==> v20 <==
Design Cfu, start of the top module:
module Cfu (
    input               cmd_valid,
    output              cmd_ready,
    input      [9:0]    cmd_payload_function_id,
    input      [31:0]   cmd_payload_inputs_0,
    input      [31:0]   cmd_payload_inputs_1,
    output reg          rsp_valid,
    input               rsp_ready,
    output reg [31:0]   rsp_payload_outputs_0,
    input               reset,
    input               clk
);
==> flow/config.mk <==
export PLATFORM = sky130hd
export DESIGN_NAME = Cfu
export DESIGN_NICKNAME = Cfu
export VERILOG_FILES = /design/flow/design.v
export SDC_FILE = /design/flow/constraint.sdc
export NUM_CORES = 4
export LEC_CHECK = 0
export ABC_AREA = 1
export CAP_MARGIN = 20
export CORE_MARGIN = 2
export CORE_UTILIZATION = 72
export CTS_CLUSTER_SIZE = 99
export SLEW_MARGIN = 20
==> flow/constraint.sdc <==
create_clock -name core_clock -period 7.8 [get_ports {clk}]
set_input_delay 1.5600 -clock core_clock [delete_from_list [all_inputs] [get_ports {clk}]]
set_output_delay 1.5600 -clock core_clock [all_outputs]
set_load 0.01 [all_outputs]
run.sh (not shown) runs the stock make flow with config.mk's settings and CLKGATE_MAP_FILE=.
==> v39 (differences from v20) <==
Settings changed: ABC_AREA 1 to default, CORE_UTILIZATION 72 to 40, CTS_CLUSTER_SIZE 99 to default.
==> flow/constraint.sdc (replaced) <==
create_clock -name core_clock -period 20.0 [get_ports {clk}]
set_input_delay 4.0000 -clock core_clock [delete_from_list [all_inputs] [get_ports {clk}]]
set_output_delay 4.0000 -clock core_clock [all_outputs]
set_load 0.01 [all_outputs]
==> flow_summary.yaml <==
# yosys + openroad results
run_status:
  status: "stopped before the end"
  lastStage: "global routing (5_1_grt)"
  error_line: "[ERROR GRT-0116] Global routing finished with congestion. Check the congestion regions in the DRC Viewer."
floorplanning:
  die_x_um: 376
  die_area_mm2: 0.142
synth:
  synth_top_area_share_pct: 36.3
  ys_types: 68
  topCellsByArea: "fa_1 (36%), ha_1 (12%), nand2_1 (12%)"
  ys_seq_share_pct: 5.79
  top_cell: "nand2_1"
  ys_sh_aoi_pct: 7.78
cts:
  cts_setup_buffers: 143
place:
  dpl.cell_count: 17800
  hpwlAfterDp_um: 384000
  place_ws_ns: -7.07
The numbers above come from v20.

==> flow_summary.yaml <==
# physical design summary
run_status:
  status: "timing/DRC/antenna clean"
worst_setup_path:
  path_delay_family: "adder cells"
  r2r_setup_slack_ns: 4.43
  crit_slowest_cell: "clkdlybuf4s50_1"
place:
  dpl.cell_count: 14900
  hpwlAfterDp_um: 341000
floorplanning:
  die_area_mm2: 0.242
  die_height_um: 492
cts:
  cts_setup_buffers: 0
synth:
  ys_types: 97
  synth_top_area_share_pct: 38.0
  top_cell: "inv_1"
  ys_seq_share_pct: 6.06
  topCellsByArea: "fa_1 (38%), ha_1 (13%), inv_1 (8.9%)"
final_layout:
  comb_area_share_pct: 75.4
The numbers above come from v39.


========
==> 07-10: inputs <==
==> flow/design.v <==
module Cfu (
    input               cmd_valid,
    output              cmd_ready,
    input      [9:0]    cmd_payload_function_id,
    input      [31:0]   cmd_payload_inputs_0,
    input      [31:0]   cmd_payload_inputs_1,
    output reg          rsp_valid,
    input               rsp_ready,
    output reg [31:0]   rsp_payload_outputs_0,
    input               reset,
    input               clk
);
    reg signed [31:0] InputOffset, FilterOffset;
    reg signed [31:0] accumulator;  
    reg signed [31:0] acc0, acc1, acc2, acc3;
    reg [31:0] global_input;
    wire [31:0] simd_input = (cmd_payload_function_id[9:3] == 7'd0) ? cmd_payload_inputs_0 : global_input;
    wire [31:0] simd_filter = (cmd_payload_function_id[9:3] == 7'd0) ? cmd_payload_inputs_1 : cmd_payload_inputs_0;
    wire signed [31:0] prod_0, prod_1, prod_2, prod_3;
    assign prod_0 = ($signed(simd_input[7 : 0]) + InputOffset) * ($signed(simd_filter[7 : 0]) + FilterOffset);
    assign prod_1 = ($signed(simd_input[15: 8]) + InputOffset) * ($signed(simd_filter[15: 8]) + FilterOffset);
    assign prod_2 = ($signed(simd_input[23:16]) + InputOffset) * ($signed(simd_filter[23:16]) + FilterOffset);
    assign prod_3 = ($signed(simd_input[31:24]) + InputOffset) * ($signed(simd_filter[31:24]) + FilterOffset);
    wire signed [31:0] sum_prods;
    assign sum_prods = prod_0 + prod_1 + prod_2 + prod_3;
    assign cmd_ready = ~rsp_valid;
    always @(posedge clk) begin
        if (reset) begin
            rsp_payload_outputs_0 <= 32'b0;
            rsp_valid <= 1'b0;
            InputOffset <= 32'd0;
            FilterOffset <= 32'd0;
            accumulator <= 32'd0;
            acc0 <= 32'd0;
            acc1 <= 32'd0;
            acc2 <= 32'd0;
            acc3 <= 32'd0;
            global_input <= 32'd0;
        end else if (rsp_valid) begin
            if (rsp_ready) rsp_valid <= 1'b0;
        end else if (cmd_valid) begin
            rsp_valid <= 1'b1;
            case (cmd_payload_function_id[9:3])
                7'd0: begin
                    accumulator <= accumulator + sum_prods;
                    rsp_payload_outputs_0 <= accumulator;
                end
                7'd1: begin
                    accumulator <= 32'd0;
                    rsp_payload_outputs_0 <= 32'd0;
                end
                7'd2: begin
                    InputOffset <= $signed(cmd_payload_inputs_0);
                    rsp_payload_outputs_0 <= $signed(cmd_payload_inputs_0);
                end
                7'd3: begin
                    FilterOffset <= $signed(cmd_payload_inputs_0);
                    rsp_payload_outputs_0 <= $signed(cmd_payload_inputs_0);
                end
                7'd4: begin
                    rsp_payload_outputs_0 <= accumulator;
                end
                7'd5: begin
                    global_input <= cmd_payload_inputs_0;
                end
                7'd6: begin
                    acc0 <= acc0 + sum_prods;
                end
                7'd7: begin
                    acc1 <= acc1 + sum_prods;
                end
                7'd8: begin
                    acc2 <= acc2 + sum_prods;
                end
                7'd9: begin
                    acc3 <= acc3 + sum_prods;
                end
                7'd10: begin
                    acc0 <= 32'd0;
                    acc1 <= 32'd0;
                    acc2 <= 32'd0;
                    acc3 <= 32'd0;
                end
                7'd11: rsp_payload_outputs_0 <= acc0;
                7'd12: rsp_payload_outputs_0 <= acc1;
                7'd13: rsp_payload_outputs_0 <= acc2;
                7'd14: rsp_payload_outputs_0 <= acc3;
                default: rsp_payload_outputs_0 <= 32'b0;
            endcase
        end
    end
endmodule
==> flow/run.sh <==
#!/bin/bash
# the make line also repeats each setting of config.mk as NAME=value (left out here)
make -C /OpenROAD-flow-scripts/flow DESIGN_CONFIG=/design/flow/config.mk WORK_HOME=/design/flow/orfs CLKGATE_MAP_FILE= finish
==> flow/config.mk <==
export PLATFORM = sky130hd
export DESIGN_NAME = Cfu
export DESIGN_NICKNAME = Cfu
export VERILOG_FILES = /design/flow/design.v
export SDC_FILE = /design/flow/constraint.sdc
export NUM_CORES = 4
export LEC_CHECK = 0
export CAP_MARGIN = 20
export CORE_MARGIN = 2
export CORE_UTILIZATION = 54
export SLEW_MARGIN = 20
==> flow/constraint.sdc <==
create_clock -name core_clock -period 19.7 [get_ports {clk}]
set_input_delay 3.9400 -clock core_clock [delete_from_list [all_inputs] [get_ports {clk}]]
set_output_delay 3.9400 -clock core_clock [all_outputs]
set_load 0.01 [all_outputs]
==> inputs of 02-17, as changes to 07-10 <==
==> flow/config.mk (replaced) <==
export PLATFORM = sky130hd
export DESIGN_NAME = Cfu
export DESIGN_NICKNAME = Cfu
export VERILOG_FILES = /design/flow/design.v
export SDC_FILE = /design/flow/constraint.sdc
export NUM_CORES = 4
export LEC_CHECK = 0
export ABC_AREA = 1
export CAP_MARGIN = 20
export CELL_PAD_IN_SITES_DETAIL_PLACEMENT = 1
export CELL_PAD_IN_SITES_GLOBAL_PLACEMENT = 2
export CORE_ASPECT_RATIO = 0.63
export CORE_MARGIN = 10
export CORE_UTILIZATION = 29
export CTS_CLUSTER_SIZE = 11
export GPL_ROUTABILITY_DRIVEN = 0
export GPL_TIMING_DRIVEN = 0
export HOLD_SLACK_MARGIN = 0.09
export MAX_ROUTING_LAYER = met4
export MIN_ROUTING_LAYER = met2
export PLACE_DENSITY_LB_ADDON = 0.18
export SETUP_SLACK_MARGIN = 4.05
export SLEW_MARGIN = 25
==> flow/constraint.sdc (replaced) <==
create_clock -name core_clock -period 20.0 [get_ports {clk}]
set_input_delay 4.0000 -clock core_clock [delete_from_list [all_inputs] [get_ports {clk}]]
set_output_delay 4.0000 -clock core_clock [all_outputs]
set_load 0.01 [all_outputs]
==> inputs of 02-05, as changes to 07-10 <==
--- a/flow/config.mk
+++ b/flow/config.mk
@@ -7,5 +7,5 @@
 export LEC_CHECK = 0
 export CAP_MARGIN = 20
 export CORE_MARGIN = 2
-export CORE_UTILIZATION = 54
+export CORE_UTILIZATION = 57
 export SLEW_MARGIN = 20
==> flow/constraint.sdc (replaced) <==
create_clock -name core_clock -period 11.1 [get_ports {clk}]
set_input_delay 2.2200 -clock core_clock [delete_from_list [all_inputs] [get_ports {clk}]]
set_output_delay 2.2200 -clock core_clock [all_outputs]
set_load 0.01 [all_outputs]
==> results <==
02-17 stopped in 5_1_grt on GRT-0116. 07-10 completed with no timing, DRC or antenna violations. 02-05 finished with setup timing left. In 02-05 the sequential power is larger than in 07-10, by about 80%. In 07-10 the combinational power is lower than in 02-05, by about 60%. Setup slack: 07-10 is higher than 02-05 (4.9 ns). In flip-flop count, 02-05 and 07-10 do not differ. Utilization: 07-10 is lower than 02-05 (15 points).
==> figures <==
Outcome: 02-05 failed layout checks; 02-17 aborted with a tool error; 07-10 complete, no violations
Failing step: 02-05 -; 02-17 5_1_grt; 07-10 -
Layout check failures: 02-05 setup timing; 02-17 -; 07-10 -
Total negative slack: 02-05 -342.27 ns; 02-17 -; 07-10 0 ns
Data required, critical path: 02-05 11.60 ns; 02-17 -; 07-10 20.09 ns
Crit Path Max Fanout: 02-05 7; 02-17 -; 07-10 18
Register area share after synthesis: 02-05 6.06%; 02-17 5.79%; 07-10 6.06%
Port Buf Inserts: 02-05 108; 02-17 107; 07-10 108
Number of instances in the placed design: 02-05 15,500; 02-17 18,363; 07-10 13,881
Top power group: 02-05 combinational logic; 02-17 -; 07-10 combinational logic
Final wirelength: 02-05 441,000 um; 02-17 -; 07-10 383,000 um
Capture point of the worst path: 02-05 accumulator[31]; 02-17 -; 07-10 accumulator[31]
Setup WS pre-CTS: 02-05 -5.99 ns; 02-17 -2.17 ns; 07-10 -0.215 ns
Power is estimated from default activity; no workload was simulated.
